==> inputs of run a <==
// audio_core
module audio_core
(
	input AUD_BCLK,
	input rst,
	input [2:0]SW,
	input AUD_ADCLRCK,
	input AUD_ADCDAT,
	input AUD_DACLRCK,
	output AUD_DACDAT
);
==> flow/config.mk <==
export PLATFORM = sky130hd
export DESIGN_NAME = audio_core
export DESIGN_NICKNAME = audio_core
export VERILOG_FILES = /design/flow/design.v
export SDC_FILE = /design/flow/constraint.sdc
export NUM_CORES = 4
export LEC_CHECK = 0
export ABC_AREA = 1
export CAP_MARGIN = 20
export CORE_MARGIN = 2
export CORE_UTILIZATION = 72
export CTS_CLUSTER_SIZE = 96
export PLACE_DENSITY = 0.4
export SLEW_MARGIN = 20
==> flow/constraint.sdc <==
create_clock -name core_clock -period 18.1 [get_ports {AUD_BCLK}]
set_input_delay 3.6200 -clock core_clock [delete_from_list [all_inputs] [get_ports {AUD_BCLK}]]
set_output_delay 3.6200 -clock core_clock [all_outputs]
set_load 0.01 [all_outputs]
run.sh (not shown) runs the stock make flow with config.mk's settings and CLKGATE_MAP_FILE=.
==> run b: changes against run a <==
--- a/flow/config.mk
+++ b/flow/config.mk
@@ -8,7 +8,14 @@
 export ABC_AREA = 1
 export CAP_MARGIN = 20
-export CORE_MARGIN = 2
-export CORE_UTILIZATION = 72
-export CTS_CLUSTER_SIZE = 96
-export PLACE_DENSITY = 0.4
-export SLEW_MARGIN = 20
+export CELL_PAD_IN_SITES_DETAIL_PLACEMENT = 2
+export CORE_ASPECT_RATIO = 0.81
+export CORE_MARGIN = 4
+export CORE_UTILIZATION = 69
+export CTS_CLUSTER_SIZE = 77
+export GPL_ROUTABILITY_DRIVEN = 0
+export GPL_TIMING_DRIVEN = 0
+export MAX_ROUTING_LAYER = met4
+export MIN_ROUTING_LAYER = met2
+export PLACE_DENSITY_LB_ADDON = 0.25
+export SETUP_SLACK_MARGIN = -2.0
+export SLEW_MARGIN = 40
==> flow/constraint.sdc (replaced) <==
create_clock -name core_clock -period 36.2 [get_ports {AUD_BCLK}]
set_input_delay 7.2400 -clock core_clock [delete_from_list [all_inputs] [get_ports {AUD_BCLK}]]
set_output_delay 7.2400 -clock core_clock [all_outputs]
set_load 0.01 [all_outputs]
==> run c: changes against run a <==
--- a/flow/config.mk
+++ b/flow/config.mk
@@ -6,9 +6,6 @@
 export NUM_CORES = 4
 export LEC_CHECK = 0
-export ABC_AREA = 1
 export CAP_MARGIN = 20
 export CORE_MARGIN = 2
-export CORE_UTILIZATION = 72
-export CTS_CLUSTER_SIZE = 96
-export PLACE_DENSITY = 0.4
+export CORE_UTILIZATION = 71
 export SLEW_MARGIN = 20
==> flow/constraint.sdc (replaced) <==
create_clock -name core_clock -period 22.7 [get_ports {AUD_BCLK}]
set_input_delay 4.5400 -clock core_clock [delete_from_list [all_inputs] [get_ports {AUD_BCLK}]]
set_output_delay 4.5400 -clock core_clock [all_outputs]
set_load 0.01 [all_outputs]
==> qor summary <==
item                                                                              run c                   run b                       run a
Number of CTS-inserted buffers                                                       22                       -                          25
Compound-gate portion of the synthesized area                                     32.3%                   9.67%                       9.67%
Placed cell count                                                                  8521                       -                        9656
Cell count in the Yosys report                                                     7529                    8194                        8194
Top cell type's share of synthesized area                                         7.54%                   17.1%                       17.1%
Synthesized-area fraction occupied by and/or/nand/nor cells                       22.3%                   42.5%                       42.5%
Cell count after synthesis                                                         7529                    8194                        8194
Sinks on the clock net                                                              208                       -                         208
Syn Nets                                                                           8025                    8690                        8690
Outcome                                                                  finished clean  stopped before the end      stopped before the end
Last stage reached                                                                    -      detailed placement              global routing
Post-Place Worst Slack                                                          -816 ps                       -                    -1420 ps
Clock buffer depth                                                                    3                       -                           3
Total die size                                                                79800 µm²               76800 µm²                   71600 µm²
Post_cts resized                                                                     57                       -                         298
Adder share                                                                       13.5%                   14.6%                       14.6%
Area of the placeable core                                                    77100 µm²               71500 µm²                   68700 µm²
IO Port Bufs                                                                          8                       7                           8
Root Driver                                                  sky130_fd_sc_hd__clkbuf_16                       -  sky130_fd_sc_hd__clkbuf_16
Distinct cell type count of the synthesized netlist                                 148                      78                          78
Synth mux share                                                                   5.54%                  0.243%                      0.243%
Mapped Avg Cell Area                                                           7.31 µm²                6.10 µm²                    6.10 µm²
